### config.mk
export PLATFORM = sky130hd
export DESIGN_NAME = ALU_TOP
export DESIGN_NICKNAME = ALU_TOP
export VERILOG_FILES = /design/flow/design.v
export SDC_FILE = /design/flow/constraint.sdc
export NUM_CORES = 4
export LEC_CHECK = 0
export ABC_AREA = 1
export CAP_MARGIN = 20
export CORE_MARGIN = 2
export CORE_UTILIZATION = 72
export CTS_CLUSTER_DIAMETER = 370
export CTS_CLUSTER_SIZE = 72
export PLACE_DENSITY = 0.36
export SETUP_SLACK_MARGIN = 0.98
export SLEW_MARGIN = 20
### constraint.sdc
create_clock -name core_clock -period 8.61 [get_ports {clk}]
set_input_delay 1.7220 -clock core_clock [delete_from_list [all_inputs] [get_ports {clk}]]
set_output_delay 1.7220 -clock core_clock [all_outputs]
set_load 0.01 [all_outputs]
### design.v
module ari_unit #(parameter width =16,parameter MSB=32)  
(      input      [width-1:0] A,
       input      [width-1:0] B,
       input                  clk,
       input                  rest,
       input      [1:0]       alu_fun,
       input                  ari_EN,
       output reg [width-1:0] ari_out,  
       output reg             carry_out,
       output reg             ari_flag
       );
       reg  [width-1:0] ari_out_reg;  
 always @(posedge clk or negedge rest)  
       begin 
         if(!rest)
        ari_out <='b0;
      else
          ari_out <=ari_out_reg;
       end  
 always @(*)
      begin 
        carry_out=1'b0;
        ari_flag=1'b0;
        ari_out_reg='b0;
        if(ari_EN)
          begin
          case(alu_fun)    
          2'b00: begin
                 { carry_out,ari_out_reg}=A+B;
                  ari_flag=1'b1;
                  end 
          2'b01:begin
                {carry_out,ari_out_reg}=A-B;                  
                 ari_flag=1'b1;
                end                               
          2'b10:begin
                ari_out_reg=A*B;
                ari_flag=1'b1;
                end                                 
          2'b11:begin
                if(B=='b0)
                  ari_out_reg={width{1'b1}};  
                else
                  ari_out_reg=A/B;
                ari_flag=1'b1;
               end                   
          default: ari_out_reg='b0; 
          endcase
        end  
        else
            begin
            ari_out_reg='b0;
            end   
      end
  endmodule   
module cmp_unit #(parameter width =16)  
(      input      [width-1:0] A,
       input      [width-1:0] B,
       input                  clk,
       input                  rest,
       input      [1:0]       alu_fun,
       input                  cmp_EN,
       output reg [width-1:0] cmp_out,
       output reg             cmp_flag
       );
       reg [width-1:0]  cmp_out_reg; 
 always @(posedge clk or negedge rest)   
       begin 
         if(!rest)
        cmp_out <='b0;
      else
          cmp_out <=cmp_out_reg;
       end  
 always @(*)
      begin 
        cmp_flag=1'b0;
        cmp_out_reg=1'b0;
        if(cmp_EN)
          begin
              case(alu_fun)    
              2'b00: begin
                        cmp_out_reg='b0;
                        cmp_flag=1'b1;
                     end                                       
              2'b01:begin
                     if(A==B)
                       begin
                        cmp_out_reg='b1;
                        cmp_flag=1'b1;
                       end 
                      else
                        begin
                        cmp_out_reg='b0;
                        end
                    end
              2'b10:begin
                     if(A>B)
                       begin
                        cmp_out_reg='b10;
                        cmp_flag=1'b1;
                       end 
                      else
                        begin
                        cmp_out_reg='b0;
                        end
                    end
              2'b11:begin
                     if(A<B)
                       begin
                        cmp_out_reg='b11;
                        cmp_flag=1'b1;
                       end 
                      else
                        begin
                        cmp_out_reg='b0;
                        end
                    end
              default: cmp_out_reg='b0; 
              endcase
       end        
       else
          begin
          cmp_out_reg='b0;
          end 
      end
  endmodule   
module log_unit #(parameter width =16)  
(      input      [width-1:0] A,
       input      [width-1:0] B,
       input                  clk,
       input                  rest,
       input      [1:0]       alu_fun,
       input                  log_EN,
       output reg [width-1:0] log_out,
       output reg             log_flag
       );
       reg  [width-1:0] log_out_reg; 
 always @(posedge clk or negedge rest)   
       begin 
         if(!rest)
        log_out <=1'b0;
      else
          log_out <=log_out_reg;
       end  
 always @(*)
      begin 
        log_flag=1'b0;
        log_out_reg='b0;
        if(log_EN)
        begin  
             case(alu_fun)    
             2'b00: begin                    
                        log_out_reg=A&B;
                        log_flag=1'b1;
                    end                                     
            2'b01:begin     
                        log_out_reg=A|B;
                        log_flag=1'b1;
                   end     
            2'b10:begin                  
                        log_out_reg=~(A&B);
                        log_flag=1'b1;
                  end                    
           2'b11:begin           
                        log_out_reg=~(A|B);
                        log_flag=1'b1;
                 end                  
           default: log_out_reg='b0; 
          endcase  
        end
        else
            begin
            log_out_reg='b0;
            end
      end      
  endmodule   
module shift_unit #(parameter width =16)  
(      input      [width-1:0] A,
       input      [width-1:0] B,
       input                  clk,
       input                  rest,
       input      [1:0]       alu_fun,
       input                  shift_EN,
       output reg [(width*2)-1:0] shift_out,
       output reg             shift_flag
       );
       reg  [(width*2)-1:0]  shift_out_reg; 
 always @(posedge clk or negedge rest)   
       begin 
         if(!rest)
        shift_out <='b0;
      else
          shift_out <=shift_out_reg;
       end  
 always @(*)
      begin 
        shift_flag=1'b0;
        shift_out_reg='b0;
        if(shift_EN)
          begin
          case(alu_fun)    
              2'b00:begin              
                        shift_out_reg=A>>1;
                        shift_flag=1'b1;
                    end                                   
              2'b01:begin
                        shift_out_reg=A<<1;
                        shift_flag=1'b1;
                    end                 
              2'b10:begin
                        shift_out_reg=B>>1;
                        shift_flag=1'b1;
                    end 
              2'b11:begin   
                        shift_out_reg=B<<1;
                        shift_flag=1'b1;
                    end 
             default: shift_out_reg='b0; 
             endcase  
          end
          else
             begin
             shift_out_reg='b0;
             end
      end       
  endmodule   
module dec_unit   
(     
       input           [1:0]     alu_fun,
       output    reg             ari_EN,
       output    reg             log_EN,
       output    reg             cmp_EN,
       output    reg             shift_EN
       );
 always @(*)  
       begin 
       ari_EN=1'b0;
       log_EN=1'b0;
       cmp_EN=1'b0;
       shift_EN=1'b0;
       casex(alu_fun)
         2'b00:ari_EN=1'b1;
         2'b11:shift_EN=1'b1;
         2'b10:cmp_EN=1'b1;
         2'b01:log_EN=1'b1;
         default: begin
                   ari_EN=1'b0;
                   log_EN=1'b0;
                   cmp_EN=1'b0;
                   shift_EN=1'b0;
                  end
       endcase           
       end         
endmodule 
module ALU_TOP #(parameter wid =16,parameter MB=32)   
  (
   input  wire [wid-1:0] A,
   input  wire [wid-1:0] B,
   input  wire [3:0]     alu_fun,
   input  wire           clk,
   input  wire           rest,
   output wire  [wid-1:0]  ari_out,   
   output wire            carry_out,
   output wire            ari_flag,
   output wire  [wid-1:0] log_out,
   output wire            log_flag,
   output wire  [wid-1:0] cmp_out,
   output wire            cmp_flag,
   output wire  [wid-1:0] shift_out,
   output wire            shift_flag
   ); 
  wire  AR_EN,LO_EN,CM_EN,SH_EN; 
  wire [1:0]  ms,ls;
  assign ms=alu_fun[1:0];
  assign ls=alu_fun[3:2];
  ari_unit U_arithmatic (
  .A(A),
  .B(B),
  .clk(clk),
  .rest(rest),
  .alu_fun(ms),
  .ari_EN(AR_EN),
  .ari_out(ari_out),
  .carry_out(carry_out),
  .ari_flag(ari_flag)
  );
  cmp_unit U_compare (
  .A(A),
  .B(B),
  .clk(clk),
  .rest(rest),
  .alu_fun(ms),
  .cmp_EN(CM_EN),
  .cmp_out(cmp_out),
  .cmp_flag(cmp_flag)
  );
  log_unit U_logic (
  .A(A),
  .B(B),
  .clk(clk),
  .rest(rest),
  .alu_fun(ms),
  .log_EN(LO_EN),
  .log_out(log_out),
  .log_flag(log_flag)
  );
  shift_unit U_shift (
  .A(A),
  .B(B),
  .clk(clk),
  .rest(rest),
  .alu_fun(ms),
  .shift_EN(SH_EN),
  .shift_out(shift_out),
  .shift_flag(shift_flag)
  );
  dec_unit U_decoder (
  .alu_fun(ls),
  .cmp_EN(CM_EN),
  .ari_EN(AR_EN),
  .shift_EN(SH_EN),
  .log_EN(LO_EN)
  );
endmodule 
### run.sh
#!/bin/bash
# the make line also repeats each setting of config.mk as NAME=value (left out here)
make -C /OpenROAD-flow-scripts/flow DESIGN_CONFIG=/design/flow/config.mk WORK_HOME=/design/flow/orfs CLKGATE_MAP_FILE= finish
==> results.sh, run 1 <==
# implementation run metrics
export IMPL_yosysUniqueCellTypes=63
export IMPL_place_congestion=1.18
export IMPL_outcome="aborted with a tool error"
export IMPL_top_area_frac=0.192
export IMPL_yosys_warnings=6
export IMPL_synth_area_leader_cell="ha_1"
export IMPL_synthCells=2344
export IMPL_simple_gate_area_frac=0.297
export IMPL_yosysMostFrequentCell="nand2_1"
export IMPL_avgSynthCellArea_um2=6.57
export IMPL_port_buffers=92
export IMPL_coreArea_um2=21000
export IMPL_yosys_top_cells_count="nand2_1 (564), inv_1 (406), ha_1 (236)"
export IMPL_stop_stage="4_1_cts"
export IMPL_top_cells_by_area="ha_1 (19%), nand2_1 (14%), fa_1 (11%)"
export IMPL_die_height_um=150
export IMPL_tool_error="[ERROR DPL-0038] Utilization greater than 100%, impossible to legalize"
export IMPL_ff_type="dfrtp_1"
export IMPL_die_area_um2=22600
export IMPL_fp_util=0.733
export IMPL_yosys_stat_cells=2344
export IMPL_rows=53
export IMPL_xor_share=0.0426
export IMPL_yosys_area_um2=15400
export IMPL_ioPinCount=107
export IMPL_dp_hpwl_um=55200
export IMPL_ys_top_logic_family="adder cells"
export IMPL_adder_share=0.298
export IMPL_ys_ff=50
export IMPL_syn_area_um2=15400
export IMPL_dpl_instance_area_um2=20100
export IMPL_synthMuxAreaShare=0
export IMPL_dp_slack_ns=-18.67
export IMPL_post_place_cells=3080
export IMPL_die_w_um=150
export IMPL_ys_async_sr_fraction=1.00
export IMPL_aoi_share=0.145
export IMPL_synth_seq_share=0.0812
export IMPL_synth_edff_count=0
==> run 2, diff against run 1 <==
CAP_MARGIN = 0   (was 20)
CTS_CLUSTER_DIAMETER = 196   (was 370)
CTS_CLUSTER_SIZE = 98   (was 72)
PLACE_DENSITY = unset   (was 0.36)
SETUP_SLACK_MARGIN = -1.51   (was 0.98)
TNS_END_PERCENT = 25   (was unset)
clock period = 30.3 ns   (was 8.61 ns; I/O delays follow)
==> results.sh, run 2 <==
# flow metrics
export IMPL_setup_viol=1
export IMPL_drv_cap=0
export IMPL_viasPerCell=6.27
export IMPL_clk_pin_slew_ns=0.08
export IMPL_ys_ff=50
export IMPL_final_fill_count=1231
export IMPL_hold_violations=0
export IMPL_peakVddDrop_uv=42.2
export IMPL_seq_power_share=0.100
export IMPL_overflow=0
export IMPL_dpl_instance_area_um2=16900
export IMPL_internal_power_mw=0.347
export IMPL_powerDensity_nw_per_um2=40.7
export IMPL_critical_path_top_delay_family="simple AND/OR/NAND/NOR gates"
export IMPL_outcome="complete, but fails checks"
export IMPL_p_leak_nw=10.0
export IMPL_routed_wl_um=55300
export IMPL_regArea_um2=1250
export IMPL_period_used=1.02
export IMPL_port_buffers=92
export IMPL_stdcell_area_um2=18200
export IMPL_n_antenna_cell=0
export IMPL_grt_start_max_net_pins=51
export IMPL_cp_slowest_cell="clkdlybuf4s50_1"
export IMPL_place_congestion=1.16
export IMPL_max_stage_delay_ns=0.61
export IMPL_yosys_stat_cells=2344
export IMPL_yosys_area_um2=15400
export IMPL_synthCells=2344
export IMPL_top_cells_by_area="ha_1 (19%), nand2_1 (14%), fa_1 (11%)"
export IMPL_dp_hpwl_um=39500
export IMPL_required_ns=30.51
export IMPL_syn_area_um2=15400
export IMPL_maxPowerGroup="combinational cells"
export IMPL_adder_share=0.298
export IMPL_antenna_left=0
export IMPL_tool_warnings=64
export IMPL_final_cells=2776
export IMPL_root_buffer="clkbuf_16"
export IMPL_numClockSinks=50
export IMPL_ys_async_sr_fraction=1.00
export IMPL_top_area_frac=0.192
export IMPL_ys_top_logic_family="adder cells"
export IMPL_dp_slack_ns=-1.63
export IMPL_path_depth=210
export IMPL_avgSynthCellArea_um2=6.57
export IMPL_synth_edff_count=0
export IMPL_tightestPinTransition_ns=0.922
export IMPL_synth_seq_share=0.0812
export IMPL_cp_end_kind="flop"
export IMPL_htree_levels=2
export IMPL_ioPinCount=107
export IMPL_final_setup_worst_slack_ns=-0.624
export IMPL_die_w_um=150
export IMPL_post_route_util=0.865
export IMPL_aoi_share=0.145
export IMPL_crit_buf_inv=24
export IMPL_cp_start_kind="input pin"
export IMPL_hold_slack_ns=5.77
export IMPL_path_common_cell="nand2_1"
export IMPL_pg_seq_mw=0.0737
export IMPL_syn_to_final_growth_pct=18.0
export IMPL_post_place_cells=2720
export IMPL_die_height_um=150
export IMPL_xor_share=0.0426
export IMPL_grt_pass1_wl_um=80800
export IMPL_num_vias=17400
export IMPL_grt_pass1_vias=15800
export IMPL_setup_tns_ns=-0.624
export IMPL_post_route_min_period_ns=30.92
export IMPL_fmax_mhz=32.3
export IMPL_grtUsageTotal=0.456
export IMPL_fp_util=0.733
export IMPL_cts_buffers=5
export IMPL_crit_fanout=8
export IMPL_netSwitchingPower_mw=0.393
export IMPL_final_nets=2856
export IMPL_so_faults="negative setup slack"
export IMPL_logic_area_um2=12800
export IMPL_crit_end="U_arithmatic.ari_out[0]"
export IMPL_antenna_found_initial=2
export IMPL_hold_class="in2async"
export IMPL_slew_viol_final=0
export IMPL_dr_first_iter_drc_count=2080
export IMPL_synthMuxAreaShare=0
export IMPL_synth_area_leader_cell="ha_1"
export IMPL_yosysMostFrequentCell="nand2_1"
export IMPL_switching_share=0.531
export IMPL_simple_gate_area_frac=0.297
export IMPL_path_class="in2reg"
export IMPL_crit_path_start="B[13]"
export IMPL_pg_clk_mw=0.0577
export IMPL_yosys_top_cells_count="nand2_1 (564), inv_1 (406), ha_1 (236)"
export IMPL_ff_type="dfrtp_1"
export IMPL_wl_per_cell_um=19.9
export IMPL_tritoncts="built"
export IMPL_cp_arrival_ns=31.13
export IMPL_firstDrtPassIters=9
export IMPL_power_frac_comb=0.822
export IMPL_clockBufferDepth=2
export IMPL_p_total_mw=0.740
export IMPL_yosysUniqueCellTypes=63
export IMPL_pg_comb_mw=0.608
export IMPL_drc=0
export IMPL_pwr_share_clk=0.078
export IMPL_yosys_warnings=6
export IMPL_slew_headroom=0.383
export IMPL_die_area_um2=22600
export IMPL_rows=53
export IMPL_coreArea_um2=21000
[run 2: per-layer routing]
layer  global-route usage  wire length [µm]  share of wire  vias to the layer above
met5                    0                11        0.00020                        -
met4                0.287              5000          0.090                        2
met3                0.106              7830           0.14                      429
met2                0.719             23400           0.42                     1440
met1                0.562             19100           0.34                     7751
li1                     -                 -              -                     7797
[run 2: timing repair]
item                       4_1_cts  5_1_grt
gates resized                    0      175
setup buffers                    0       50
hold buffers                     0        0
setup endpoints to repair        0        2
[run 2: final cells by class]
class / instances / share of cell area
repair inverters: 3 / 0.00131
inverters: 429 / 0.0898
multi-input cells: 1790 / 0.706
flip-flops and latches: 50 / 0.0688
well taps: 275 / 0.0189
clock buffers: 5 / 0.00688
clock inverters: 3 / 0.00117
repair buffers: 221 / 0.107
==> run 3, diff against run 2 <==
CAP_MARGIN = 20   (was 0)
CELL_PAD_IN_SITES_GLOBAL_PLACEMENT = 1   (was unset)
CORE_ASPECT_RATIO = 0.69   (was unset)
CORE_MARGIN = 8   (was 2)
CORE_UTILIZATION = 55   (was 72)
CTS_CLUSTER_DIAMETER = 382   (was 196)
CTS_CLUSTER_SIZE = unset   (was 98)
GPL_ROUTABILITY_DRIVEN = 0   (was unset)
GPL_TIMING_DRIVEN = 0   (was unset)
HOLD_SLACK_MARGIN = 0.16   (was unset)
MAX_ROUTING_LAYER = met4   (was unset)
PLACE_DENSITY_LB_ADDON = 0.2   (was unset)
SETUP_SLACK_MARGIN = -2.0   (was -1.51)
SLEW_MARGIN = 40   (was 20)
TNS_END_PERCENT = 80   (was 25)
clock period = 20.2 ns   (was 30.3 ns; I/O delays follow)
==> results.sh, run 3 <==
# flow metrics
export IMPL_top_cells_by_area="ha_1 (19%), nand2_1 (14%), fa_1 (11%)"
export IMPL_grt_pass1_wl_um=91800
export IMPL_maxPowerGroup="combinational cells"
export IMPL_dr_first_iter_drc_count=2254
export IMPL_coreArea_um2=27900
export IMPL_die_height_um=155
export IMPL_synth_edff_count=0
export IMPL_root_buffer="clkbuf_16"
export IMPL_fp_util=0.553
export IMPL_cts_hold_buffers=0
export IMPL_drv_cap=0
export IMPL_post_route_util=0.764
export IMPL_grtUsageTotal=0.352
export IMPL_yosys_stat_cells=2344
export IMPL_ys_top_logic_family="adder cells"
export IMPL_simple_gate_area_frac=0.297
export IMPL_hold_violations=0
export IMPL_required_ns=20.39
export IMPL_wl_per_cell_um=20.5
export IMPL_xor_share=0.0426
export IMPL_overflow=0
export IMPL_antenna_left=0
export IMPL_so_faults="negative setup slack"
export IMPL_syn_area_um2=15400
export IMPL_htree_levels=2
export IMPL_p_leak_nw=11.1
export IMPL_clockBufferDepth=2
export IMPL_cp_start_kind="input pin"
export IMPL_adder_share=0.298
export IMPL_final_nets=3064
export IMPL_pg_seq_mw=0.111
export IMPL_rsz0062_at_grt="yes"
export IMPL_ff_type="dfrtp_1"
export IMPL_dp_hpwl_um=43400
export IMPL_viasPerCell=5.83
export IMPL_fmax_mhz=35.5
export IMPL_synth_seq_share=0.0812
export IMPL_die_w_um=218
export IMPL_yosys_top_cells_count="nand2_1 (564), inv_1 (406), ha_1 (236)"
export IMPL_grt_start_max_net_pins=35
export IMPL_syn_to_final_growth_pct=38.3
export IMPL_max_stage_delay_ns=0.34
export IMPL_powerDensity_nw_per_um2=60.1
export IMPL_firstDrtPassIters=6
export IMPL_synthCells=2344
export IMPL_num_vias=18000
export IMPL_peakVddDrop_uv=59.0
export IMPL_power_frac_comb=0.834
export IMPL_avgSynthCellArea_um2=6.57
export IMPL_tritoncts="built"
export IMPL_pg_comb_mw=1.07
export IMPL_tightestPinTransition_ns=0.952
export IMPL_final_setup_worst_slack_ns=-8.00
export IMPL_path_common_cell="nand2_2"
export IMPL_cp_arrival_ns=28.39
export IMPL_synthMuxAreaShare=0
export IMPL_routed_wl_um=63300
export IMPL_crit_end="U_arithmatic.ari_out[0]"
export IMPL_slew_viol_final=0
export IMPL_crit_buf_inv=34
export IMPL_pg_clk_mw=0.102
export IMPL_outcome="complete, but fails checks"
export IMPL_cp_end_kind="flop"
export IMPL_pwr_share_clk=0.080
export IMPL_port_buffers=90
export IMPL_synth_area_leader_cell="ha_1"
export IMPL_post_route_min_period_ns=28.20
export IMPL_rows=51
export IMPL_drc=0
export IMPL_cts_buffers=5
export IMPL_hold_class="in2async"
export IMPL_setup_viol=5
export IMPL_final_fill_count=2060
export IMPL_clk_pin_slew_ns=0.07
export IMPL_slew_headroom=0.365
export IMPL_n_antenna_cell=0
export IMPL_die_area_um2=33700
export IMPL_period_used=1.40
export IMPL_grt_pass1_vias=16700
export IMPL_crit_path_start="B[0]"
export IMPL_seq_power_share=0.087
export IMPL_setup_tns_ns=-25.11
export IMPL_switching_share=0.516
export IMPL_netSwitchingPower_mw=0.661
export IMPL_antenna_found_initial=0
export IMPL_numClockSinks=50
export IMPL_ys_ff=50
export IMPL_ioPinCount=107
export IMPL_path_class="in2reg"
export IMPL_crit_fanout=7
export IMPL_yosysMostFrequentCell="nand2_1"
export IMPL_aoi_share=0.145
export IMPL_top_area_frac=0.192
export IMPL_yosys_warnings=6
export IMPL_cp_slowest_cell="ha_4"
export IMPL_path_depth=213
export IMPL_critical_path_top_delay_family="simple AND/OR/NAND/NOR gates"
export IMPL_ys_async_sr_fraction=1.00
export IMPL_yosys_area_um2=15400
export IMPL_yosysUniqueCellTypes=63
export IMPL_internal_power_mw=0.620
export IMPL_tool_warnings=65
## run 3: timing repair
action / CTS / global route
pin swaps: 153 / 177
cloned: 5 / 0
endpoints found under the setup margin: 5 / 5
setup buffers: 188 / 70
gates resized: 399 / 208
## run 3: metal layers
| layer | GRT usage | vias to the layer above | share of wire |
|---|---|---|---|
| met2 | 0.514 | 1151 | 0.43 |
| met3 | 0.0865 | 235 | 0.13 |
| met5 | - | - | 0 |
| met1 | 0.474 | 8372 | 0.40 |
| met4 | 0.111 | 0 | 0.042 |
| li1 | - | 8210 | - |
## run 3: metrics by stage
stage | hold WS [ns] | std cells | total power [mW] | worst slack, ns | cell area (µm²)
final | 3.59 | 3080 | 1.28 | -8.00 | 21300
after global routing | 3.62 | 3080 | 1.39 | -9.18 | 21300
after CTS | 3.60 | 3012 | 1.18 | -6.95 | 19900
after detailed placement | 3.93 | 2819 | 0.981 | -11.28 | 17200
after global placement | 4.54 | 2818 | 0.955 | -10.80 | 17100
after floorplan | 3.74 | 2357 | 0.744 | -5.42 | 15800
## run 3: cell type report
type                    instances  area, µm²  share of cell area
repair buffers                350       2970               0.139
clock buffers                   6        139             0.00652
repair inverters                2       13.8            0.000646
multi-input cells            1787      14100               0.662
clock inverters                 2       38.8             0.00182
plain buffers                  83        509              0.0239
flip-flops and latches         50       1250              0.0587
well taps                     371        464              0.0218
inverters                     429       1810              0.0850
==> run 4, diff against run 3 <==
CELL_PAD_IN_SITES_GLOBAL_PLACEMENT = unset   (was 1)
CORE_ASPECT_RATIO = 0.99   (was 0.69)
CORE_MARGIN = 2   (was 8)
CORE_UTILIZATION = 70   (was 55)
CTS_CLUSTER_DIAMETER = 196   (was 382)
CTS_CLUSTER_SIZE = 68   (was unset)
GPL_ROUTABILITY_DRIVEN = unset   (was 0)
GPL_TIMING_DRIVEN = unset   (was 0)
HOLD_SLACK_MARGIN = 0.06   (was 0.16)
MAX_ROUTING_LAYER = met5   (was met4)
PLACE_DENSITY = 0.62   (was unset)
PLACE_DENSITY_LB_ADDON = unset   (was 0.2)
SETUP_SLACK_MARGIN = -0.94   (was -2.0)
SLEW_MARGIN = 20   (was 40)
TNS_END_PERCENT = 90   (was 80)
clock period = 24.6 ns   (was 20.2 ns; I/O delays follow)
==> results.sh, run 4 <==
# implementation run metrics
export IMPL_synth_seq_share=0.0812
export IMPL_tool_error="[ERROR DPL-0038] Utilization greater than 100%, impossible to legalize"
export IMPL_dp_hpwl_um=48300
export IMPL_ys_ff=50
export IMPL_yosys_stat_cells=2344
export IMPL_ff_type="dfrtp_1"
export IMPL_synthMuxAreaShare=0
export IMPL_yosys_top_cells_count="nand2_1 (564), inv_1 (406), ha_1 (236)"
export IMPL_yosys_area_um2=15400
export IMPL_syn_area_um2=15400
export IMPL_avgSynthCellArea_um2=6.57
export IMPL_outcome="aborted with a tool error"
export IMPL_simple_gate_area_frac=0.297
export IMPL_fp_util=0.706
export IMPL_die_area_um2=23200
export IMPL_port_buffers=92
export IMPL_coreArea_um2=21800
export IMPL_ys_async_sr_fraction=1.00
export IMPL_aoi_share=0.145
export IMPL_top_area_frac=0.192
export IMPL_yosysMostFrequentCell="nand2_1"
export IMPL_die_height_um=152
export IMPL_ioPinCount=107
export IMPL_yosysUniqueCellTypes=63
export IMPL_top_cells_by_area="ha_1 (19%), nand2_1 (14%), fa_1 (11%)"
export IMPL_die_w_um=153
export IMPL_rows=54
export IMPL_yosys_warnings=6
export IMPL_synth_area_leader_cell="ha_1"
export IMPL_synthCells=2344
export IMPL_synth_edff_count=0
export IMPL_xor_share=0.0426
export IMPL_adder_share=0.298
export IMPL_ys_top_logic_family="adder cells"
export IMPL_place_congestion=1.19
export IMPL_stop_stage="4_1_cts"
[run 4: through the flow]
step           instance area [µm²]  power, mW  setup slack (ns)  cells  setup TNS (ns)
3_5_place_dp                 19800      0.901             -4.83   3086           -9.36
3_3_place_gp                 19800      0.827             -3.42   3086           -5.22
2_1_floorplan                15700      0.609             -2.00   2357           -2.30
==> run 5, diff against run 4 <==
CAP_MARGIN = 15   (was 20)
CORE_ASPECT_RATIO = 1.12   (was 0.99)
CORE_UTILIZATION = 72   (was 70)
CTS_CLUSTER_DIAMETER = 356   (was 196)
CTS_CLUSTER_SIZE = 35   (was 68)
HOLD_SLACK_MARGIN = 0.3   (was 0.06)
PLACE_DENSITY = 0.5   (was 0.62)
SETUP_SLACK_MARGIN = 1.1   (was -0.94)
clock period = 13.2 ns   (was 24.6 ns; I/O delays follow)
==> results.sh, run 5 <==
# implementation run metrics
export IMPL_place_congestion=1.18
export IMPL_synth_seq_share=0.0812
export IMPL_stop_stage="4_1_cts"
export IMPL_syn_area_um2=15400
export IMPL_synthMuxAreaShare=0
export IMPL_fp_util=0.736
export IMPL_avgSynthCellArea_um2=6.57
export IMPL_yosys_top_cells_count="nand2_1 (564), inv_1 (406), ha_1 (236)"
export IMPL_yosys_stat_cells=2344
export IMPL_aoi_share=0.145
export IMPL_ys_async_sr_fraction=1.00
export IMPL_yosysMostFrequentCell="nand2_1"
export IMPL_outcome="aborted with a tool error"
export IMPL_yosysUniqueCellTypes=63
export IMPL_simple_gate_area_frac=0.297
export IMPL_die_w_um=142
export IMPL_synth_area_leader_cell="ha_1"
export IMPL_die_height_um=159
export IMPL_dpl_instance_area_um2=20000
export IMPL_coreArea_um2=21000
export IMPL_top_cells_by_area="ha_1 (19%), nand2_1 (14%), fa_1 (11%)"
export IMPL_yosys_area_um2=15400
export IMPL_adder_share=0.298
export IMPL_synthCells=2344
export IMPL_die_area_um2=22600
export IMPL_dp_hpwl_um=54600
export IMPL_yosys_warnings=6
export IMPL_xor_share=0.0426
export IMPL_ys_top_logic_family="adder cells"
export IMPL_top_area_frac=0.192
export IMPL_synth_edff_count=0
export IMPL_ys_ff=50
export IMPL_rows=56
export IMPL_ff_type="dfrtp_1"
export IMPL_ioPinCount=107
export IMPL_dp_slack_ns=-15.15
export IMPL_port_buffers=92
export IMPL_tool_error="[ERROR DPL-0038] Utilization greater than 100%, impossible to legalize"
## run 5: stage by stage
| step | hold WS, ns | std cells |
|---|---|---|
| detailed placement | 2.88 | 3062 |
| global placement | 2.84 | 3062 |
| floorplan | 2.34 | 2357 |
==> run 6, diff against run 5 <==
ABC_AREA = unset   (was 1)
CAP_MARGIN = 20   (was 15)
CORE_ASPECT_RATIO = 1.67   (was 1.12)
CORE_UTILIZATION = 20   (was 72)
CTS_CLUSTER_DIAMETER = unset   (was 356)
CTS_CLUSTER_SIZE = unset   (was 35)
GPL_TIMING_DRIVEN = 0   (was unset)
HOLD_SLACK_MARGIN = -0.04   (was 0.3)
MAX_ROUTING_LAYER = met4   (was met5)
PLACE_DENSITY = unset   (was 0.5)
SETUP_SLACK_MARGIN = 1.21   (was 1.1)
TNS_END_PERCENT = 15   (was 90)
clock period = 29.9 ns   (was 13.2 ns; I/O delays follow)
==> results.sh, run 6 <==
# flow metrics
export IMPL_outcome="complete, but fails checks"
export IMPL_so_faults="negative setup slack"
export IMPL_coreArea_um2=74100
export IMPL_ioPinCount=107
export IMPL_dr_first_iter_drc_count=1104
export IMPL_avgSynthCellArea_um2=7.74
export IMPL_ff_type="dfrtp_1"
export IMPL_rsz0062_at_grt="yes"
export IMPL_die_height_um=358
export IMPL_cp_slowest_cell="or4_4"
export IMPL_synthMuxAreaShare=0.0496
export IMPL_maxPowerGroup="combinational cells"
export IMPL_yosys_top_cells_count="ha_1 (236), nor2_1 (197), nand2_1 (185)"
export IMPL_pg_clk_mw=0.0613
export IMPL_final_nets=2540
export IMPL_logic_area_um2=13800
export IMPL_path_depth=125
export IMPL_netSwitchingPower_mw=0.475
export IMPL_wl_per_cell_um=20.9
export IMPL_syn_to_final_growth_pct=32.0
export IMPL_tritoncts="built"
export IMPL_yosys_area_um2=15000
export IMPL_antenna_left=0
export IMPL_path_class="in2reg"
export IMPL_pwr_share_clk=0.069
export IMPL_die_w_um=216
export IMPL_routed_wl_um=66500
export IMPL_rows=129
export IMPL_ys_async_sr_fraction=1.00
export IMPL_root_buffer="clkbuf_16"
export IMPL_xor_share=0.0772
export IMPL_cp_end_kind="flop"
export IMPL_stdcell_area_um2=19800
export IMPL_synth_seq_share=0.0835
export IMPL_top_area_frac=0.197
export IMPL_powerDensity_nw_per_um2=45.2
export IMPL_path_common_cell="ha_4"
export IMPL_final_fill_count=7993
export IMPL_p_leak_nw=8.72
export IMPL_ys_top_logic_family="adder cells"
export IMPL_crit_buf_inv=14
export IMPL_cts_hold_buffers=0
export IMPL_grt_pass1_vias=16200
export IMPL_firstDrtPassIters=5
export IMPL_num_vias=16000
export IMPL_period_used=1.02
export IMPL_fmax_mhz=32.8
export IMPL_peakVddDrop_uv=74.2
export IMPL_yosysUniqueCellTypes=89
export IMPL_grtUsageTotal=0.174
export IMPL_setup_viol=1
export IMPL_simple_gate_area_frac=0.190
export IMPL_grt_start_max_net_pins=51
export IMPL_post_route_util=0.267
export IMPL_pg_comb_mw=0.758
export IMPL_cp_start_kind="input pin"
export IMPL_critical_path_top_delay_family="AND-OR/OR-AND gates"
export IMPL_yosys_warnings=6
export IMPL_drv_cap=0
export IMPL_met2_usage=0.305
export IMPL_adder_share=0.307
export IMPL_top_usage_layer="met2"
export IMPL_switching_share=0.532
export IMPL_post_route_min_period_ns=30.47
export IMPL_top_cells_by_area="ha_1 (20%), fa_1 (11%), dfrtp_1 (8.4%)"
export IMPL_crit_fanout=10
export IMPL_synth_edff_count=0
export IMPL_drc=0
export IMPL_hold_violations=0
export IMPL_clk_pin_slew_ns=0.07
export IMPL_grt_pass1_wl_um=98300
export IMPL_slew_headroom=0.267
export IMPL_use_met1=0.170
export IMPL_final_cells=3174
export IMPL_regArea_um2=1250
export IMPL_place_congestion=1.01
export IMPL_cts_buffers=5
export IMPL_post_place_cells=3025
export IMPL_internal_power_mw=0.419
export IMPL_viasPerCell=5.03
export IMPL_fp_util=0.202
export IMPL_htree_levels=2
export IMPL_tool_warnings=65
export IMPL_cp_arrival_ns=30.65
export IMPL_slew_viol_final=0
export IMPL_numClockSinks=50
export IMPL_aoi_share=0.220
export IMPL_tightestPinTransition_ns=1.10
export IMPL_synth_area_leader_cell="ha_1"
export IMPL_dp_hpwl_um=51500
export IMPL_syn_area_um2=15000
export IMPL_final_setup_worst_slack_ns=-0.572
export IMPL_die_area_um2=77200
export IMPL_overflow=0
export IMPL_grtUsageMet3=0.0267
export IMPL_seq_power_share=0.084
export IMPL_ys_ff=50
export IMPL_hold_class="in2async"
export IMPL_port_buffers=91
export IMPL_crit_end="U_arithmatic.ari_out[0]"
export IMPL_antenna_found_initial=8
export IMPL_required_ns=30.07
export IMPL_yosys_stat_cells=1936
export IMPL_clockBufferDepth=2
export IMPL_dpl_instance_area_um2=17800
export IMPL_synthCells=1936
export IMPL_crit_path_start="B[6]"
export IMPL_power_frac_comb=0.848
export IMPL_pg_seq_mw=0.0750
export IMPL_max_stage_delay_ns=0.58
export IMPL_yosysMostFrequentCell="ha_1"
run 6: final cells by class:
cell class | instances | area share
multi-input combinational | 1626 | 0.699
timing repair buffer | 228 | 0.0992
sequential | 50 | 0.0633
tap | 982 | 0.0621
inverter | 175 | 0.0342
buffer | 98 | 0.0340
clock buffer | 5 | 0.00633
clock inverter | 3 | 0.00146
antenna | 7 | 0.000886
run 6: routing by layer:
layer | wire (µm) | vias up
li1 | - | 7290
met3 | 4010 | 284
met2 | 32800 | 731
met5 | 0 | -
met1 | 23200 | 7672
met4 | 6520 | 0
run 6: timing repair:
item / 4_1_cts / 5_1_grt
pin swaps: 108 / 28
setup buffers: 125 / 9
setup endpoints to repair: 4 / 2
cloned: 0 / 0
gates resized: 211 / 38
run 6: per-stage QoR:
stage	hold WS (ns)	TNS [ns]	total power [mW]	setup WS (ns)
floorplan	5.68	0	0.564	1.10
CTS	5.73	-0.183	0.870	-0.183
finish	5.70	-0.572	0.894	-0.572
detailed placement	6.07	-14.21	0.774	-6.34
global placement	6.71	-15.95	0.769	-6.77
global route	5.76	-1.65	0.967	-1.53
==> run 7, diff against run 6 <==
CORE_ASPECT_RATIO = unset   (was 1.67)
CORE_UTILIZATION = 69   (was 20)
CTS_CLUSTER_DIAMETER = 231   (was unset)
CTS_CLUSTER_SIZE = 100   (was unset)
GPL_TIMING_DRIVEN = unset   (was 0)
HOLD_SLACK_MARGIN = unset   (was -0.04)
MAX_ROUTING_LAYER = unset   (was met4)
PLACE_DENSITY = 0.43   (was unset)
SETUP_SLACK_MARGIN = unset   (was 1.21)
TNS_END_PERCENT = 10   (was 15)
clock period = 26.1 ns   (was 29.9 ns; I/O delays follow)
==> results.sh, run 7 <==
# implementation run metrics
export IMPL_outcome="aborted with a tool error"
export IMPL_stop_stage="5_1_grt"
export IMPL_tool_error="[ERROR GRT-0116] Global routing finished with congestion. Check the congestion regions in the DRC Viewer."
export IMPL_synthCells=1936
export IMPL_adder_share=0.307
export IMPL_die_area_um2=22900
export IMPL_yosys_warnings=6
export IMPL_synth_area_leader_cell="ha_1"
export IMPL_die_w_um=151
export IMPL_yosys_stat_cells=1936
export IMPL_top_area_frac=0.197
export IMPL_synth_seq_share=0.0835
export IMPL_avgSynthCellArea_um2=7.74
export IMPL_post_place_cells=2638
export IMPL_numClockSinks=50
export IMPL_overflow=16
export IMPL_root_buffer="clkbuf_16"
export IMPL_yosys_area_um2=15000
export IMPL_synth_edff_count=0
export IMPL_ys_async_sr_fraction=1.00
export IMPL_fp_util=0.708
export IMPL_port_buffers=92
export IMPL_aoi_share=0.220
export IMPL_synthMuxAreaShare=0.0496
export IMPL_ioPinCount=107
export IMPL_cts_hold_buffers=0
export IMPL_place_congestion=1.06
export IMPL_htree_levels=2
export IMPL_top_cells_by_area="ha_1 (20%), fa_1 (11%), dfrtp_1 (8.4%)"
export IMPL_yosysMostFrequentCell="ha_1"
export IMPL_yosys_top_cells_count="ha_1 (236), nor2_1 (197), nand2_1 (185)"
export IMPL_yosysUniqueCellTypes=89
export IMPL_clockBufferDepth=2
export IMPL_cts_buffers=5
export IMPL_ff_type="dfrtp_1"
export IMPL_grtUsageTotal=0.808
export IMPL_simple_gate_area_frac=0.190
export IMPL_die_height_um=151
export IMPL_syn_area_um2=15000
export IMPL_ys_top_logic_family="adder cells"
export IMPL_ys_ff=50
export IMPL_dp_hpwl_um=49400
export IMPL_xor_share=0.0772
export IMPL_coreArea_um2=21200
export IMPL_rows=53
==> run 7: what timing repair did <==
item	in CTS
setup endpoints to repair	3
buffers inserted	18
pin swaps	33
gates resized	57
==> run 7: per-stage QoR <==
step	worst slack [ns]	utilization	cell area (µm²)
after floorplan	-1.94	-	15600
after global placement	-2.34	0.920	19500
after detailed placement	-3.81	0.920	19500
after CTS	-2.43	0.945	20000
==> run 7: metal layers <==
layer  global-route usage  GRT overflow
met5                0.470             0
met4                0.812             6
met3                0.712             0
met2                0.935             9
met1                0.789             1
==> run 8, diff against run 7 <==
CORE_ASPECT_RATIO = 0.5   (was unset)
CORE_UTILIZATION = 40   (was 69)
CTS_CLUSTER_DIAMETER = 391   (was 231)
PLACE_DENSITY = unset   (was 0.43)
TNS_END_PERCENT = unset   (was 10)
clock period = 35.0 ns   (was 26.1 ns; I/O delays follow)
==> results.sh, run 8 <==
# flow metrics
export IMPL_outcome="timing/DRC/antenna clean"
export IMPL_ioPinCount=107
export IMPL_synth_area_leader_cell="ha_1"
export IMPL_post_route_min_period_ns=33.50
export IMPL_hold_violations=0
export IMPL_simple_gate_area_frac=0.190
export IMPL_synth_edff_count=0
export IMPL_path_class="in2reg"
export IMPL_tool_warnings=62
export IMPL_drc=0
export IMPL_die_height_um=141
export IMPL_avgSynthCellArea_um2=7.74
export IMPL_final_cells=2531
export IMPL_die_w_um=278
export IMPL_fp_util=0.403
export IMPL_n_antenna_cell=0
export IMPL_port_buffers=92
export IMPL_drv_cap=0
export IMPL_setup_tns_ns=0
export IMPL_root_buffer="clkbuf_16"
export IMPL_viasPerCell=5.93
export IMPL_rows=50
export IMPL_ys_top_logic_family="adder cells"
export IMPL_p_leak_nw=7.97
export IMPL_p_total_mw=0.712
export IMPL_yosys_top_cells_count="ha_1 (236), nor2_1 (197), nand2_1 (185)"
export IMPL_power_frac_comb=0.827
export IMPL_ff_type="dfrtp_1"
export IMPL_slew_headroom=0.325
export IMPL_syn_area_um2=15000
export IMPL_maxPowerGroup="combinational cells"
export IMPL_grt_start_max_net_pins=60
export IMPL_pwr_share_clk=0.083
export IMPL_antenna_found_initial=1
export IMPL_xor_share=0.0772
export IMPL_path_depth=115
export IMPL_yosys_warnings=6
export IMPL_ys_async_sr_fraction=1.00
export IMPL_numClockSinks=50
export IMPL_pg_seq_mw=0.0639
export IMPL_overflow=0
export IMPL_cp_end_kind="flop"
export IMPL_clockBufferDepth=2
export IMPL_crit_buf_inv=6
export IMPL_synthCells=1936
export IMPL_fmax_mhz=29.9
export IMPL_pg_comb_mw=0.589
export IMPL_cp_slowest_cell="or4_4"
export IMPL_setup_viol=0
export IMPL_crit_fanout=17
export IMPL_wl_per_cell_um=22.6
export IMPL_dr_first_iter_drc_count=1461
export IMPL_yosysMostFrequentCell="ha_1"
export IMPL_place_congestion=0.986
export IMPL_netSwitchingPower_mw=0.371
export IMPL_peakVddDrop_uv=46.2
export IMPL_dp_hpwl_um=43600
export IMPL_grt_pass1_wl_um=86300
export IMPL_aoi_share=0.220
export IMPL_slew_viol_final=0
export IMPL_crit_path_start="B[6]"
export IMPL_antenna_left=0
export IMPL_required_ns=35.20
export IMPL_tightestPinTransition_ns=1.00
export IMPL_tritoncts="built"
export IMPL_grt_pass1_vias=14300
export IMPL_num_vias=15000
export IMPL_critical_path_top_delay_family="AND-OR/OR-AND gates"
export IMPL_pg_clk_mw=0.0592
export IMPL_firstDrtPassIters=6
export IMPL_yosys_stat_cells=1936
export IMPL_hold_class="in2async"
export IMPL_adder_share=0.307
export IMPL_coreArea_um2=37200
export IMPL_top_area_frac=0.197
export IMPL_yosys_area_um2=15000
export IMPL_internal_power_mw=0.340
export IMPL_routed_wl_um=57200
export IMPL_post_place_cells=2503
export IMPL_cts_buffers=5
export IMPL_syn_to_final_growth_pct=14.9
export IMPL_logic_area_um2=13000
export IMPL_synth_seq_share=0.0835
export IMPL_cp_arrival_ns=33.70
export IMPL_grtUsageTotal=0.287
export IMPL_cts_hold_buffers=0
export IMPL_yosysUniqueCellTypes=89
export IMPL_top_cells_by_area="ha_1 (20%), fa_1 (11%), dfrtp_1 (8.4%)"
export IMPL_final_fill_count=3703
export IMPL_regArea_um2=1250
export IMPL_max_stage_delay_ns=0.60
export IMPL_final_nets=2392
export IMPL_path_common_cell="ha_1"
export IMPL_period_used=0.957
export IMPL_synthMuxAreaShare=0.0496
export IMPL_ys_ff=50
export IMPL_crit_end="U_arithmatic.ari_out[0]"
export IMPL_seq_power_share=0.090
export IMPL_htree_levels=2
export IMPL_clk_pin_slew_ns=0.08
export IMPL_cp_start_kind="input pin"
export IMPL_die_area_um2=39100
export IMPL_switching_share=0.522
export IMPL_powerDensity_nw_per_um2=41.4
[run 8: repair_timing]
item	4_1_cts	5_1_grt
pin swaps	0	13
buffers inserted	0	20
setup endpoints to repair	1	2
gates resized	1	52
[run 8: per-stage QoR]
stage | setup slack (ns) | hold slack (ns) | utilization | instance area [µm²]
CTS | 0.0336 | 6.84 | 0.452 | 16800
global placement | 0.327 | 7.17 | 0.448 | 16600
global route | -0.119 | 6.88 | 0.463 | 17200
detailed placement | -0.267 | 7.17 | 0.448 | 16600
finish | 1.50 | 6.81 | 0.463 | 17200
floorplan | 2.62 | 6.70 | - | 15000
[run 8: final cells by class]
| class | instances | share of cell area |
|---|---|---|
| Inverter | 175 | 0.0382 |
| Clock buffer | 6 | 0.00749 |
| Clock inverter | 2 | 0.00218 |
| Sequential cell | 50 | 0.0727 |
| Timing Repair Buffer | 178 | 0.0906 |
| Multi-Input combinational cell | 1626 | 0.753 |
| Tap cell | 494 | 0.0359 |
[run 8: per-layer routing]
metal | share of wire | GRT usage | wire length (µm)
met1 | 0.44 | 0.410 | 25100
met2 | 0.43 | 0.448 | 24600
met3 | 0.099 | 0.0487 | 5680
met4 | 0.033 | 0.0782 | 1870
met5 | 0 | 0 | 0
==> run 9, diff against run 8 <==
CORE_ASPECT_RATIO = unset   (was 0.5)
CORE_UTILIZATION = 57   (was 40)
CTS_CLUSTER_DIAMETER = 231   (was 391)
PLACE_DENSITY_LB_ADDON = 0.15   (was unset)
clock period = 25.7 ns   (was 35.0 ns; I/O delays follow)
==> results.sh, run 9 <==
# flow metrics
export IMPL_outcome="complete, but fails checks"
export IMPL_so_faults="negative setup slack"
export IMPL_fmax_mhz=34.5
export IMPL_wl_per_cell_um=24.4
export IMPL_cp_slowest_cell="or4_4"
export IMPL_stdcell_area_um2=21900
export IMPL_root_buffer="clkbuf_16"
export IMPL_seq_power_share=0.078
export IMPL_crit_fanout=7
export IMPL_dp_slack_ns=-4.04
export IMPL_final_fill_count=1511
export IMPL_top_area_frac=0.197
export IMPL_antenna_found_initial=2
export IMPL_synth_area_leader_cell="ha_1"
export IMPL_die_area_um2=27600
export IMPL_port_buffers=92
export IMPL_grtUsageTotal=0.462
export IMPL_pg_seq_mw=0.0878
export IMPL_ioPinCount=107
export IMPL_syn_area_um2=15000
export IMPL_synthCells=1936
export IMPL_syn_to_final_growth_pct=45.9
export IMPL_path_common_cell="buf_4"
export IMPL_firstDrtPassIters=7
export IMPL_yosys_top_cells_count="ha_1 (236), nor2_1 (197), nand2_1 (185)"
export IMPL_synthMuxAreaShare=0.0496
export IMPL_crit_buf_inv=25
export IMPL_internal_power_mw=0.562
export IMPL_required_ns=25.90
export IMPL_ys_top_logic_family="adder cells"
export IMPL_die_w_um=166
export IMPL_final_nets=2870
export IMPL_yosys_stat_cells=1936
export IMPL_simple_gate_area_frac=0.190
export IMPL_power_frac_comb=0.855
export IMPL_n_antenna_cell=0
export IMPL_max_stage_delay_ns=0.55
export IMPL_numClockSinks=50
export IMPL_ff_type="dfrtp_1"
export IMPL_yosys_area_um2=15000
export IMPL_dpl_instance_area_um2=19800
export IMPL_hold_slack_ns=4.96
export IMPL_ys_async_sr_fraction=1.00
export IMPL_maxPowerGroup="combinational cells"
export IMPL_post_route_min_period_ns=28.96
export IMPL_die_height_um=166
export IMPL_tightestPinTransition_ns=0.924
export IMPL_pwr_share_clk=0.067
export IMPL_synth_edff_count=0
export IMPL_cts_hold_buffers=0
export IMPL_aoi_share=0.220
export IMPL_grt_pass1_wl_um=100000
export IMPL_hold_class="in2async"
export IMPL_drc=0
export IMPL_powerDensity_nw_per_um2=51.7
export IMPL_critical_path_top_delay_family="AND-OR/OR-AND gates"
export IMPL_path_class="in2reg"
export IMPL_avgSynthCellArea_um2=7.74
export IMPL_xor_share=0.0772
export IMPL_cts_buffers=5
export IMPL_rsz0062_at_grt="yes"
export IMPL_cp_start_kind="input pin"
export IMPL_cp_arrival_ns=29.17
export IMPL_antenna_left=0
export IMPL_routed_wl_um=69600
export IMPL_path_depth=133
export IMPL_pg_comb_mw=0.966
export IMPL_num_vias=18700
export IMPL_overflow=0
export IMPL_final_setup_worst_slack_ns=-3.26
export IMPL_crit_path_start="B[7]"
export IMPL_crit_end="U_arithmatic.ari_out[0]"
export IMPL_dp_hpwl_um=47600
export IMPL_yosysMostFrequentCell="ha_1"
export IMPL_dr_first_iter_drc_count=2218
export IMPL_final_cells=2850
export IMPL_p_total_mw=1.13
export IMPL_fp_util=0.578
export IMPL_htree_levels=2
export IMPL_grt_pass1_vias=18400
export IMPL_adder_share=0.307
export IMPL_yosys_warnings=6
export IMPL_tritoncts="built"
export IMPL_coreArea_um2=25900
export IMPL_pg_clk_mw=0.0754
export IMPL_p_leak_nw=10.5
export IMPL_clk_pin_slew_ns=0.09
export IMPL_peakVddDrop_uv=136
export IMPL_drv_cap=0
export IMPL_rows=59
export IMPL_hold_violations=0
export IMPL_slew_viol_final=0
export IMPL_place_congestion=1.00
export IMPL_ys_ff=50
export IMPL_tool_warnings=65
export IMPL_synth_seq_share=0.0835
export IMPL_clockBufferDepth=2
export IMPL_post_place_cells=2725
export IMPL_slew_headroom=0.383
export IMPL_top_cells_by_area="ha_1 (20%), fa_1 (11%), dfrtp_1 (8.4%)"
export IMPL_yosysUniqueCellTypes=89
export IMPL_grt_start_max_net_pins=60
export IMPL_switching_share=0.503
export IMPL_viasPerCell=6.56
export IMPL_cp_end_kind="flop"
export IMPL_period_used=1.13
export IMPL_netSwitchingPower_mw=0.568
export IMPL_setup_viol=3
[run 9: repair_timing]
item,in CTS,in global routing
setup endpoints to repair,3,3
hold endpoints to repair,0,0
pin swaps,122,84
resized,165,86
setup buffers,81,36
gates cloned,0,0
[run 9: metal layers]
layer  GRT usage  up-vias  wire (µm)
li1            -     7933          -
met1       0.554     8687      24200
met2       0.730     1528      29600
met3       0.115      542       8960
met4       0.317        2       6790
met5           0        -         16
[run 9: area by class of cell]
type / instances / area (µm²) / area share
clock buffer: 5 / 125 / 0.00572
sequential: 50 / 1250 / 0.0572
multi-input combinational: 1626 / 14100 / 0.647
tap: 335 / 419 / 0.0192
clock inverter: 3 / 28.8 / 0.00132
inverter: 175 / 658 / 0.0301
timing repair buffer: 656 / 5230 / 0.239
[run 9: stage by stage]
step                      setup TNS, ns  utilization
after floorplan                   -3.05            -
after global placement            -5.56        0.764
after detailed placement          -7.44        0.764
after CTS                         -2.92        0.817
after global routing              -7.89        0.843
final                             -5.75        0.843
==> run 10, diff against run 9 <==
ABC_AREA = 1   (was unset)
CORE_ASPECT_RATIO = 0.5   (was unset)
CORE_MARGIN = 6   (was 2)
CORE_UTILIZATION = 58   (was 57)
CTS_CLUSTER_DIAMETER = 395   (was 231)
CTS_CLUSTER_SIZE = 68   (was 100)
HOLD_SLACK_MARGIN = 0.06   (was unset)
MAX_ROUTING_LAYER = met5   (was unset)
PLACE_DENSITY = 0.43   (was unset)
PLACE_DENSITY_LB_ADDON = unset   (was 0.15)
SETUP_SLACK_MARGIN = -1.64   (was unset)
SLEW_MARGIN = 0   (was 20)
TNS_END_PERCENT = 10   (was unset)
clock period = 29.5 ns   (was 25.7 ns; I/O delays follow)
==> results.sh, run 10 <==
# flow metrics
export IMPL_slew_headroom=0.293
export IMPL_maxPowerGroup="combinational cells"
export IMPL_grt_start_max_net_pins=51
export IMPL_netSwitchingPower_mw=0.387
export IMPL_fp_util=0.601
export IMPL_synthMuxAreaShare=0
export IMPL_drc=0
export IMPL_die_w_um=243
export IMPL_coreArea_um2=25600
export IMPL_cp_arrival_ns=29.70
export IMPL_xor_share=0.0426
export IMPL_clk_pin_slew_ns=0.07
export IMPL_rows=41
export IMPL_antenna_left=0
export IMPL_antenna_found_initial=0
export IMPL_simple_gate_area_frac=0.297
export IMPL_powerDensity_nw_per_um2=40.8
export IMPL_cp_slowest_cell="clkdlybuf4s50_1"
export IMPL_so_faults="negative setup slack"
export IMPL_switching_share=0.524
export IMPL_path_common_cell="nand2_1"
export IMPL_cts_buffers=5
export IMPL_grt_pass1_wl_um=83100
export IMPL_dp_slack_ns=-0.953
export IMPL_yosysMostFrequentCell="nand2_1"
export IMPL_root_buffer="clkbuf_16"
export IMPL_final_setup_worst_slack_ns=-0.00785
export IMPL_yosysUniqueCellTypes=63
export IMPL_hold_class="in2async"
export IMPL_synth_edff_count=0
export IMPL_n_antenna_cell=0
export IMPL_dr_first_iter_drc_count=1397
export IMPL_crit_end="U_arithmatic.ari_out[0]"
export IMPL_drv_cap=0
export IMPL_synthCells=2344
export IMPL_tightestPinTransition_ns=1.06
export IMPL_path_depth=215
export IMPL_numClockSinks=50
export IMPL_syn_to_final_growth_pct=17.3
export IMPL_tritoncts="built"
export IMPL_setup_viol=1
export IMPL_p_total_mw=0.737
export IMPL_final_nets=2881
export IMPL_ioPinCount=107
export IMPL_cp_start_kind="input pin"
export IMPL_p_leak_nw=10.1
export IMPL_pg_seq_mw=0.0765
export IMPL_synth_area_leader_cell="ha_1"
export IMPL_ys_async_sr_fraction=1.00
export IMPL_die_area_um2=30900
export IMPL_routed_wl_um=54100
export IMPL_clockBufferDepth=2
export IMPL_grt_pass1_vias=15100
export IMPL_max_stage_delay_ns=0.46
export IMPL_peakVddDrop_uv=33.7
export IMPL_seq_power_share=0.104
export IMPL_grtUsageTotal=0.337
export IMPL_cp_end_kind="flop"
export IMPL_syn_area_um2=15400
export IMPL_yosys_warnings=6
export IMPL_ff_type="dfrtp_1"
export IMPL_fmax_mhz=33.9
export IMPL_ys_top_logic_family="adder cells"
export IMPL_top_cells_by_area="ha_1 (19%), nand2_1 (14%), fa_1 (11%)"
export IMPL_num_vias=16100
export IMPL_firstDrtPassIters=6
export IMPL_pg_clk_mw=0.0582
export IMPL_crit_buf_inv=28
export IMPL_avgSynthCellArea_um2=6.57
export IMPL_pwr_share_clk=0.079
export IMPL_die_height_um=127
export IMPL_overflow=0
export IMPL_period_used=1.00
export IMPL_outcome="complete, but fails checks"
export IMPL_htree_levels=2
export IMPL_wl_per_cell_um=18.8
export IMPL_adder_share=0.298
export IMPL_top_area_frac=0.192
export IMPL_port_buffers=92
export IMPL_tool_warnings=65
export IMPL_post_route_min_period_ns=29.51
export IMPL_aoi_share=0.145
export IMPL_slew_viol_final=0
export IMPL_viasPerCell=5.63
export IMPL_yosys_stat_cells=2344
export IMPL_critical_path_top_delay_family="simple AND/OR/NAND/NOR gates"
export IMPL_hold_violations=0
export IMPL_internal_power_mw=0.351
export IMPL_rsz0062_at_grt="yes"
export IMPL_place_congestion=1.03
export IMPL_synth_seq_share=0.0812
export IMPL_required_ns=29.69
export IMPL_pg_comb_mw=0.603
export IMPL_ys_ff=50
export IMPL_path_class="in2reg"
export IMPL_power_frac_comb=0.817
export IMPL_yosys_area_um2=15400
export IMPL_dp_hpwl_um=43100
export IMPL_yosys_top_cells_count="nand2_1 (564), inv_1 (406), ha_1 (236)"
export IMPL_crit_path_start="A[9]"
export IMPL_crit_fanout=12
==> run 10: timing repair <==
item	CTS	global route
resized	0	110
hold buffers	0	0
endpoints found under the setup margin	0	2
buffers inserted	0	21
==> run 10: stage by stage <==
step / utilization / cell area, µm² / TNS (ns) / hold slack (ns) / std cells
5_1_grt: 0.705 / 18100 / -2.67 / 5.79 / 2869
2_1_floorplan: - / 15500 / 0 / 5.60 / 2357
4_1_cts: 0.684 / 17500 / -0.711 / 5.75 / 2853
6_report: 0.705 / 18100 / -0.00785 / 5.73 / 2869
3_3_place_gp: 0.679 / 17400 / -0.468 / 6.06 / 2846
3_5_place_dp: 0.679 / 17400 / -0.953 / 6.06 / 2846
==> run 10: final cells by class <==
type,instances,area [µm²]
Clock inverter,2,13.8
Sequential cell,50,1250
Clock buffer,5,125
Multi-Input combinational cell,1787,12500
Fill cell,2321,7570
Tap cell,344,430
Timing Repair Buffer,251,2150
Inverter,429,1630
Timing Repair inverter,1,7.51
==> run 10: per-layer routing <==
layer | vias up | share of wire | track usage
met5 | - | 0 | 0
met4 | 0 | 0.029 | 0.0897
met3 | 113 | 0.11 | 0.0723
met2 | 738 | 0.44 | 0.544
met1 | 7449 | 0.42 | 0.458
li1 | 7840 | - | -
==> run 11, diff against run 10 <==
ABC_AREA = unset   (was 1)
CAP_MARGIN = 15   (was 20)
CELL_PAD_IN_SITES_DETAIL_PLACEMENT = 1   (was unset)
CELL_PAD_IN_SITES_GLOBAL_PLACEMENT = 2   (was unset)
CORE_ASPECT_RATIO = unset   (was 0.5)
CORE_MARGIN = 3   (was 6)
CORE_UTILIZATION = 51   (was 58)
CTS_CLUSTER_DIAMETER = 107   (was 395)
CTS_CLUSTER_SIZE = unset   (was 68)
GPL_TIMING_DRIVEN = 1   (was unset)
HOLD_SLACK_MARGIN = unset   (was 0.06)
MAX_ROUTING_LAYER = met4   (was met5)
PLACE_DENSITY = unset   (was 0.43)
SETUP_SLACK_MARGIN = unset   (was -1.64)
SLEW_MARGIN = 20   (was 0)
TNS_END_PERCENT = 60   (was 10)
clock period = 30.3 ns   (was 29.5 ns; I/O delays follow)
==> results.sh, run 11 <==
# implementation run metrics
export IMPL_cts_buffers=5
export IMPL_aoi_share=0.220
export IMPL_top_area_frac=0.197
export IMPL_yosys_top_cells_count="ha_1 (236), nor2_1 (197), nand2_1 (185)"
export IMPL_root_buffer="clkbuf_16"
export IMPL_overflow=1507
export IMPL_tool_error="[ERROR GRT-0232] Routing congestion too high. Check the congestion heatmap in the GUI."
export IMPL_place_congestion=1.02
export IMPL_synth_seq_share=0.0835
export IMPL_synthMuxAreaShare=0.0496
export IMPL_synth_area_leader_cell="ha_1"
export IMPL_dpl_instance_area_um2=18500
export IMPL_grtUsageTotal=0.953
export IMPL_ys_ff=50
export IMPL_yosys_stat_cells=1936
export IMPL_yosysUniqueCellTypes=89
export IMPL_die_area_um2=31500
export IMPL_die_w_um=177
export IMPL_ys_async_sr_fraction=1.00
export IMPL_die_height_um=177
export IMPL_numClockSinks=50
export IMPL_top_cells_by_area="ha_1 (20%), fa_1 (11%), dfrtp_1 (8.4%)"
export IMPL_clockBufferDepth=2
export IMPL_yosys_warnings=6
export IMPL_synth_edff_count=0
export IMPL_avgSynthCellArea_um2=7.74
export IMPL_fp_util=0.519
export IMPL_ff_type="dfrtp_1"
export IMPL_syn_area_um2=15000
export IMPL_stop_stage="5_1_grt"
export IMPL_xor_share=0.0772
export IMPL_rows=62
export IMPL_adder_share=0.307
export IMPL_dp_hpwl_um=54300
export IMPL_ioPinCount=107
export IMPL_yosys_area_um2=15000
export IMPL_simple_gate_area_frac=0.190
export IMPL_ys_top_logic_family="adder cells"
export IMPL_coreArea_um2=28900
export IMPL_outcome="aborted with a tool error"
export IMPL_synthCells=1936
export IMPL_yosysMostFrequentCell="ha_1"
export IMPL_port_buffers=92
export IMPL_htree_levels=2
run 11: layer usage:
layer,GRT overflow,track usage
met1,44,0.875
met2,1044,1.14
met3,39,0.775
met4,380,1.05
met5,-,-
run 11: per-stage QoR:
step	instances	worst slack [ns]	util
4_1_cts	2703	0.0187	0.675
3_5_place_dp	2657	-2.23	0.641
3_3_place_gp	2657	-0.172	0.641
2_1_floorplan	1949	0.0466	-
run 11: what timing repair did:
action | 4_1_cts
hold buffers | 0
setup endpoints to repair | 2
gates cloned | 0
buffers inserted | 39
resized | 105
pin swaps | 49
hold endpoints to repair | 0
==> run 12, diff against run 11 <==
ABC_AREA = 0   (was unset)
CAP_MARGIN = 30   (was 15)
CELL_PAD_IN_SITES_DETAIL_PLACEMENT = unset   (was 1)
CELL_PAD_IN_SITES_GLOBAL_PLACEMENT = unset   (was 2)
CORE_MARGIN = 2   (was 3)
CORE_UTILIZATION = 54   (was 51)
CTS_CLUSTER_DIAMETER = 204   (was 107)
CTS_CLUSTER_SIZE = 23   (was unset)
GPL_ROUTABILITY_DRIVEN = 1   (was unset)
GPL_TIMING_DRIVEN = 0   (was 1)
MAX_ROUTING_LAYER = unset   (was met4)
MIN_ROUTING_LAYER = met2   (was unset)
PLACE_DENSITY_LB_ADDON = 0.25   (was unset)
SETUP_SLACK_MARGIN = 0.13   (was unset)
SLEW_MARGIN = 15   (was 20)
TNS_END_PERCENT = unset   (was 60)
clock period = 24.6 ns   (was 30.3 ns; I/O delays follow)
==> results.sh, run 12 <==
# implementation run metrics
export IMPL_ys_ff=50
export IMPL_yosys_area_um2=15000
export IMPL_synth_edff_count=0
export IMPL_cts_hold_buffers=0
export IMPL_ys_async_sr_fraction=1.00
export IMPL_synth_seq_share=0.0835
export IMPL_tool_error="[ERROR GRT-0232] Routing congestion too high. Check the congestion heatmap in the GUI."
export IMPL_synthMuxAreaShare=0.0496
export IMPL_aoi_share=0.220
export IMPL_place_congestion=1.11
export IMPL_syn_area_um2=15000
export IMPL_xor_share=0.0772
export IMPL_numClockSinks=50
export IMPL_top_area_frac=0.197
export IMPL_root_buffer="clkbuf_16"
export IMPL_htree_levels=2
export IMPL_yosys_warnings=6
export IMPL_yosys_stat_cells=1936
export IMPL_synth_area_leader_cell="ha_1"
export IMPL_die_w_um=171
export IMPL_grtUsageTotal=0.819
export IMPL_die_height_um=171
export IMPL_clockBufferDepth=2
export IMPL_post_place_cells=2415
export IMPL_ys_top_logic_family="adder cells"
export IMPL_avgSynthCellArea_um2=7.74
export IMPL_simple_gate_area_frac=0.190
export IMPL_dpl_instance_area_um2=17100
export IMPL_dp_hpwl_um=44600
export IMPL_port_buffers=91
export IMPL_overflow=158
export IMPL_stop_stage="5_1_grt"
export IMPL_fp_util=0.553
export IMPL_top_cells_by_area="ha_1 (20%), fa_1 (11%), dfrtp_1 (8.4%)"
export IMPL_yosysMostFrequentCell="ha_1"
export IMPL_yosys_top_cells_count="ha_1 (236), nor2_1 (197), nand2_1 (185)"
export IMPL_yosysUniqueCellTypes=89
export IMPL_rows=60
export IMPL_synthCells=1936
export IMPL_ioPinCount=107
export IMPL_adder_share=0.307
export IMPL_cts_buffers=5
export IMPL_coreArea_um2=27100
export IMPL_outcome="aborted with a tool error"
export IMPL_ff_type="dfrtp_1"
export IMPL_die_area_um2=29100
## run 12: per-layer routing
metal	global-route usage	overflow
met1	-	-
met2	0.851	35
met3	0.900	77
met4	0.635	29
met5	0.750	17
## run 12: stage by stage
stage	hold WS, ns	TNS [ns]	setup slack (ns)	utilization
after detailed placement	4.83	-29.62	-9.72	0.631
after floorplan	4.62	-4.81	-3.07	-
after global placement	5.69	-28.48	-9.42	0.628
after CTS	4.52	-7.31	-3.94	0.721
## run 12: what timing repair did
action | in CTS
endpoints found under the setup margin | 5
pin swaps | 102
buffers inserted | 201
gates cloned | 1
gates resized | 229
==> run 13, diff against run 12 <==
ABC_AREA = 1   (was 0)
CAP_MARGIN = 20   (was 30)
CORE_ASPECT_RATIO = 1.12   (was unset)
CORE_MARGIN = 6   (was 2)
CORE_UTILIZATION = 70   (was 54)
CTS_CLUSTER_DIAMETER = 196   (was 204)
CTS_CLUSTER_SIZE = 35   (was 23)
GPL_ROUTABILITY_DRIVEN = unset   (was 1)
GPL_TIMING_DRIVEN = unset   (was 0)
MAX_ROUTING_LAYER = met5   (was unset)
MIN_ROUTING_LAYER = unset   (was met2)
PLACE_DENSITY = 0.5   (was unset)
PLACE_DENSITY_LB_ADDON = unset   (was 0.25)
SETUP_SLACK_MARGIN = -0.4   (was 0.13)
SLEW_MARGIN = 20   (was 15)
TNS_END_PERCENT = 90   (was unset)
clock period = 16.4 ns   (was 24.6 ns; I/O delays follow)
==> results.sh, run 13 <==
# implementation run metrics
export IMPL_dp_hpwl_um=55100
export IMPL_die_area_um2=25700
export IMPL_die_height_um=169
export IMPL_synth_edff_count=0
export IMPL_yosys_stat_cells=2344
export IMPL_simple_gate_area_frac=0.297
export IMPL_syn_area_um2=15400
export IMPL_tool_error="[ERROR DPL-0038] Utilization greater than 100%, impossible to legalize"
export IMPL_stop_stage="4_1_cts"
export IMPL_port_buffers=92
export IMPL_aoi_share=0.145
export IMPL_adder_share=0.298
export IMPL_die_w_um=152
export IMPL_ys_ff=50
export IMPL_synth_area_leader_cell="ha_1"
export IMPL_synthMuxAreaShare=0
export IMPL_top_area_frac=0.192
export IMPL_top_cells_by_area="ha_1 (19%), nand2_1 (14%), fa_1 (11%)"
export IMPL_yosysMostFrequentCell="nand2_1"
export IMPL_ioPinCount=107
export IMPL_yosys_warnings=6
export IMPL_coreArea_um2=21200
export IMPL_yosysUniqueCellTypes=63
export IMPL_outcome="aborted with a tool error"
export IMPL_ys_async_sr_fraction=1.00
export IMPL_fp_util=0.726
export IMPL_synth_seq_share=0.0812
export IMPL_rows=56
export IMPL_synthCells=2344
export IMPL_xor_share=0.0426
export IMPL_yosys_top_cells_count="nand2_1 (564), inv_1 (406), ha_1 (236)"
export IMPL_place_congestion=1.15
export IMPL_ys_top_logic_family="adder cells"
export IMPL_yosys_area_um2=15400
export IMPL_avgSynthCellArea_um2=6.57
export IMPL_dpl_instance_area_um2=20100
export IMPL_ff_type="dfrtp_1"
## run 13: per-stage QoR
stage | setup WS (ns) | std cells | hold WS, ns
2_1_floorplan | -8.43 | 2357 | 2.98
3_3_place_gp | -10.04 | 3091 | 3.39
3_5_place_dp | -12.32 | 3091 | 3.42
Power figures rest on the tool's default switching activity, not on a simulated workload.
